Setup of lane 1:
## mult16_top
module mult16_top (
  input         clk,
  input  [15:0] a,
  input  [15:0] b,
  output [31:0] p
);
  reg  [15:0] a_r, b_r;
  reg  [31:0] p_r;
  wire [31:0] o;
  multiplier_16bit u_mul (.a(a_r), .b(b_r), .o(o));
  always @(posedge clk) begin
    a_r <= a;
    b_r <= b;
    p_r <= o;
  end
  assign p = p_r;
endmodule
Settings: LEC_CHECK=0, CAP_MARGIN=20, CORE_MARGIN=2, CORE_UTILIZATION=70, PLACE_DENSITY=0.35, SETUP_SLACK_MARGIN=1.11, SLEW_MARGIN=20; clock period 3.75 ns.
run.sh (not shown) runs the stock make flow with config.mk's settings and CLKGATE_MAP_FILE=.
Lane 1: complete, dirty (setup timing)
Changes in lane 2 relative to lane 1:
- changing CORE_UTILIZATION from 70 to 72
- removing SETUP_SLACK_MARGIN (formerly 1.11)
- setting ABC_AREA to 1 for the first time
- changing the clock period (ns, I/O delays scaled along) from 3.75 to 9.39
Results
- Each of lane 1 and lane 2 falls short of a clean finish.
- In lane 2 the implementation ran to completion but is not tape-out ready, as the final checks report setup timing.
- Lane 1 finished all stages; layout check result: FAIL, due to setup timing.
- The higher number of optimization iterations in the first detailed-route pass came out of lane 1.
- In the reports for lane 1 and lane 2, the larger final-layout fill cell count belongs to lane 2.
- Min area after synthesis across lane 1 and lane 2: lane 1
- Lane 2 against lane 1: adder and majority cell fraction of the synthesized area -2.4 points, count of buffers from port buffering ~0 delta.
- Lane 1 and lane 2 ended up with roughly the same top achievable clock speed.
- Number of nets produced by synthesis: lane 1 and lane 2 compared, higher one is lane 2
- In the flow results for lane 1 and lane 2, the count of non-filler cells in the finished layout is larger on lane 2.
- Lane 2 ends up with lower total wire length after detailed routing than lane 1 does.
- Summed standard-cell area reported by yosys was lower in the run labelled lane 1.
- Going from lane 1 to lane 2, the fraction of cell area in non-clock buffers was found to have gone down by 0.16 points.
Setup changes, lane 2 to lane 3
- ABC_AREA: 1 -> unset
- CORE_UTILIZATION: 72 -> 40
- PLACE_DENSITY: 0.35 -> unset
- the clock period (ns, I/O delays scaled along): 9.39 -> 14.2
[summary]
Lane 3 | status: complete | timing, DRC, antenna: pass
Lane 3 vs lane 2 on final cell count without fillers: lane 3 is the higher one.
Post-synthesis average cell area ends up lower on lane 2.
In lane 3, the placed wire-length estimate came out 720 um below the value in lane 2.
Input changes introduced in lane 4 (baseline for comparison: lane 3):
- an added GPL_TIMING_DRIVEN of 0
- an added CORE_ASPECT_RATIO of 0.85
- a change of the clock period (ns, I/O delays scaled along) from 14.2 to 15.0
### Flow results
Number of cells on the critical path, lane 3 and lane 4: larger value in lane 4
Lane 4 against lane 3: final cycle utilization of the critical path -2.7 points; die span in y -7.6%.
Having completed the whole flow, lane 4 delivered a layout that passed the timing, DRC and antenna checks.
Share of cell area taken by multi-input logic gates was higher in the run labelled lane 3.
Share of final layout cell area taken by non-clock buffers in lane 4 vs lane 3: up 3.1 points
[lane 4] shortest clock period the worst path allows after layout rose 0.36 ns relative to lane 3
Changes observed in lane 4 relative to lane 3: met2 capacity usage during global routing shows an increase of 0.82 points, number of non-clock buffers in the layout saw an increase.
Edits applied to the flow inputs when going from lane 4 to lane 5:
- GPL_TIMING_DRIVEN no longer set, was 0
- TNS_END_PERCENT now 20, previously not set
- SETUP_SLACK_MARGIN now -1.43, previously not set
- CAP_MARGIN now 0, was 20
- CORE_ASPECT_RATIO now 0.5, was 0.85
### Flow results
Comparing lane 5 and lane 4, the higher logic share of the area was measured on lane 5. Lane 5 vs. lane 4: placement-stage cell area fell by 4.3%, count of filler cells inserted in the layout now larger. Lane 5 vs lane 4 — via count dropped 3.6%. Compared with lane 4, in lane 5 met1 routed wirelength after detailed routing went down about 9%; final worst-path cycle share went up by 0.32 points.

== maple ==
mult16_top again, from the RTL that the note above started with.
Settings: LEC_CHECK=0, CAP_MARGIN=40, CELL_PAD_IN_SITES_DETAIL_PLACEMENT=2, CELL_PAD_IN_SITES_GLOBAL_PLACEMENT=3, CORE_ASPECT_RATIO=0.72, CORE_MARGIN=2, CORE_UTILIZATION=30, GPL_ROUTABILITY_DRIVEN=0, MAX_ROUTING_LAYER=met4, MIN_ROUTING_LAYER=met2, PLACE_DENSITY_LB_ADDON=0.26, SETUP_SLACK_MARGIN=4.21, SLEW_MARGIN=20, TNS_END_PERCENT=35; clock period 15.0 ns.
### maple -> indigo
- CTS_CLUSTER_SIZE newly set to 100
- CELL_PAD_IN_SITES_DETAIL_PLACEMENT removed (was 2)
- TNS_END_PERCENT changed from 35 to 20
- CAP_MARGIN changed from 40 to 20
- GPL_ROUTABILITY_DRIVEN removed (was 0)
- SETUP_SLACK_MARGIN removed (was 4.21)
- CELL_PAD_IN_SITES_GLOBAL_PLACEMENT removed (was 3)
- MAX_ROUTING_LAYER removed (was met4)
- CORE_UTILIZATION changed from 30 to 40
- PLACE_DENSITY_LB_ADDON removed (was 0.26)
- CORE_ASPECT_RATIO removed (was 0.72)
- MIN_ROUTING_LAYER removed (was met2)
Results
When the final numbers for indigo and maple were put side by side, the setup slack turned out to be greater in maple. [compare] base=maple new=indigo: critical path data required time saw little to no change. Higher standard-cell row count was reported by indigo, not maple. From maple to indigo the numbers moved as follows: global route total overflow essentially unchanged, multi-input logic area down 1.7%, total of clock buffers placed in the layout fell 1.
Changes in garnet relative to indigo:
- clearing CTS_CLUSTER_SIZE, which used to be 100
- putting GPL_TIMING_DRIVEN at 0 where nothing was set
- clearing TNS_END_PERCENT, which used to be 20
- putting CORE_ASPECT_RATIO at 0.85 where nothing was set
- putting CTS_CLUSTER_DIAMETER at 54 where nothing was set
- putting ABC_AREA at 1 where nothing was set
- putting CELL_PAD_IN_SITES_GLOBAL_PLACEMENT at 3 where nothing was set
==> results <==
Side by side, HPWL reported at the end of detailed placement turned out higher in garnet than in indigo.
Cmp indigo and garnet / violation tally from detailed-route iteration zero / lower: garnet
Critical path depth: indigo and garnet compared, higher one is garnet
Modified inputs, juniper compared to garnet
- CAP_MARGIN now 5, was 20
- TNS_END_PERCENT now 85, previously not set
- CTS_CLUSTER_DIAMETER now 328, was 54
- GPL_TIMING_DRIVEN no longer set, was 0
- CTS_CLUSTER_SIZE now 98, previously not set
- CELL_PAD_IN_SITES_GLOBAL_PLACEMENT no longer set, was 3
- CORE_ASPECT_RATIO no longer set, was 0.85
- CORE_UTILIZATION now 58, was 40
- PLACE_DENSITY_LB_ADDON now 0.3, previously not set
Results
Clock transition at the register clock pins on the worst setup and hold paths after CTS: garnet vs juniper, no meaningful difference
Going from garnet to juniper, worst setup slack fell by 0.16 ns; total die size fell by 6400 µm².

Starting RTL as in the previous note.
## mult16_top
module mult16_top (
  input         clk,
  input  [15:0] a,
  input  [15:0] b,
  output [31:0] p
);
  reg  [15:0] a_r, b_r;
  reg  [31:0] p_r;
  wire [31:0] o;
  multiplier_16bit u_mul (.a(a_r), .b(b_r), .o(o));
  always @(posedge clk) begin
    a_r <= a;
    b_r <= b;
    p_r <= o;
  end
  assign p = p_r;
endmodule
export LEC_CHECK = 0
export ABC_AREA = 1
export CAP_MARGIN = 0
export CORE_MARGIN = 2
export CORE_UTILIZATION = 72
export CTS_CLUSTER_DIAMETER = 267
export CTS_CLUSTER_SIZE = 98
export SETUP_SLACK_MARGIN = 2.18
export SLEW_MARGIN = 20
export TNS_END_PERCENT = 40
create_clock -name core_clock -period 7.94 [get_ports {clk}]
The first run finished but fails on setup timing.
Edit:
Settings changed: CAP_MARGIN 0 to 20, CTS_CLUSTER_DIAMETER 267 to not set, CTS_CLUSTER_SIZE 98 to not set, PLACE_DENSITY_LB_ADDON set to 0.14, SETUP_SLACK_MARGIN 2.18 to not set, TNS_END_PERCENT 40 to not set.
Clock period 7.94 ns to 9.28 ns, I/O delays scaled along.
The new run completed, yet does not pass: setup timing.
Worst setup slack gets better by 1.3 ns.
Final area barely changes.
Core utilization hardly moves.
Wire length increases by about 9%.
Edit:
Settings changed: ABC_AREA 1 to not set, CORE_UTILIZATION 72 to 57, PLACE_DENSITY_LB_ADDON 0.14 to not set.
Clock period 9.28 ns to 7.89 ns, I/O delays scaled along.
The changed run ran to the end with violations: setup timing.
Wire length goes down by about 17%.
Area after synthesis drops by about 4%.
Die size is higher by about 20%.
Sequential share of layout area is about the same.
Final area barely changes.
Count of clock-buffer cells in the layout came out higher by 4.
Setup slack degrades by 1.4 ns.
Edit:
Settings changed: CORE_UTILIZATION 57 to 55.
Clock period 7.89 ns to 14.2 ns, I/O delays scaled along.
Outcome:
- With this change the flow finished clean
- die area grows by 3.5%
- final cell count drops by 3.1%
- non-clock buffer count fell by 33
Edit:
Settings changed: CORE_UTILIZATION 55 to 72, PLACE_DENSITY set to 0.67.
Clock period 14.2 ns to 12.1 ns, I/O delays scaled along.
This time the run completed and failed the layout checks on setup timing.
Worst setup slack gets worse by 1.0 ns.
Maximum frequency came out higher by 8.6%.

== v23 ==
mult16_top again, from the RTL that the note above started with.
clock: 6.15 ns
lec_check: 0
abc_area: 1
cap_margin: 20
core_aspect_ratio: 1.4
core_margin: 2
core_utilization: 72
cts_cluster_diameter: 348
cts_cluster_size: 96
place_density: 0.42
setup_slack_margin: 0.69
slew_margin: 20
The flow for v23 finished, though final verification flagged setup timing.
The inputs of v15 differ from those of v23 as listed below.
-- flow/config.mk --
<<< v23, line 8
export ABC_AREA = 1
>>> v15, line 8
<<< v23, line 10
export CORE_ASPECT_RATIO = 1.4
>>> v15, line 9
<<< v23, line 12
export CORE_UTILIZATION = 72
export CTS_CLUSTER_DIAMETER = 348
export CTS_CLUSTER_SIZE = 96
export PLACE_DENSITY = 0.42
export SETUP_SLACK_MARGIN = 0.69
>>> v15, line 10
export CORE_UTILIZATION = 66
==> flow/constraint.sdc <==
create_clock -name core_clock -period 12.2 [get_ports {clk}]
set_input_delay 2.4400 -clock core_clock [delete_from_list [all_inputs] [get_ports {clk}]]
set_output_delay 2.4400 -clock core_clock [all_outputs]
set_load 0.01 [all_outputs]
## What came out
What the final checks of v15 revealed, after a flow that finished every stage, was a layout that fails on setup timing.
No crash in v23: every stage finished, but the layout fails its final checks due to setup timing.
Area of the die, v23 and v15: lower on v23
[v15 vs v23] register-to-register slack: higher in v15
Changes observed in v15 relative to v23: worst path setup slack after routing now sits higher; total routed wirelength now smaller.
a_r[14]$_DFF_P_ as the beginning of the critical path was reported by v15, and b_r[1]$_DFF_P_ by v23.
On net count of the finished layout, the lower figure sits with v15, not v23.
v15 ends up with lower floorplan row count than v23 does.
Compared with v23, v15 shows netlist area before placement that has gone down by a few percent.
v15 vs v23: critical path depth down
Note that the design area recorded for v23 amounts to 1.07 times the value seen in v15.
--- input diff v15..v35 ---
-- flow/config.mk --
<<< v15, line 10
export CORE_UTILIZATION = 66
>>> v35, line 10
export CORE_UTILIZATION = 72
export PLACE_DENSITY = 0.68
==> flow/constraint.sdc <==
create_clock -name core_clock -period 12.0 [get_ports {clk}]
set_input_delay 2.4000 -clock core_clock [delete_from_list [all_inputs] [get_ports {clk}]]
set_output_delay 2.4000 -clock core_clock [all_outputs]
set_load 0.01 [all_outputs]
==> results <==
- The final report for v35 shows a completed flow and a layout that fails verification, specifically setup timing.
- Against v15, the final cell area of v35 is lower.
- v15 → v35: placer congestion estimate +0.013, number of fill cells down 24%.
The inputs of v51 differ from those of v35 as listed below.
-- flow/config.mk --
<<< v35, line 11
export PLACE_DENSITY = 0.68
>>> v51, line 11
export CTS_CLUSTER_DIAMETER = 187
export PLACE_DENSITY_LB_ADDON = 0.14
export SETUP_SLACK_MARGIN = 3.43
--- outcome ---
- v35 → v51: detail-routed net length per standard cell moved up; depth of the worst hold-timing path moved up; share of the clock period used by the worst path moved up.
- The flow completed for v51, but it is not clean: the layout still shows setup timing.
- Looking at detailed-router iteration count before antenna repair, v51 sits 1 higher than v35 does.
- v35 -> v51: layout inverter count without the clock tree delta 0, exact match
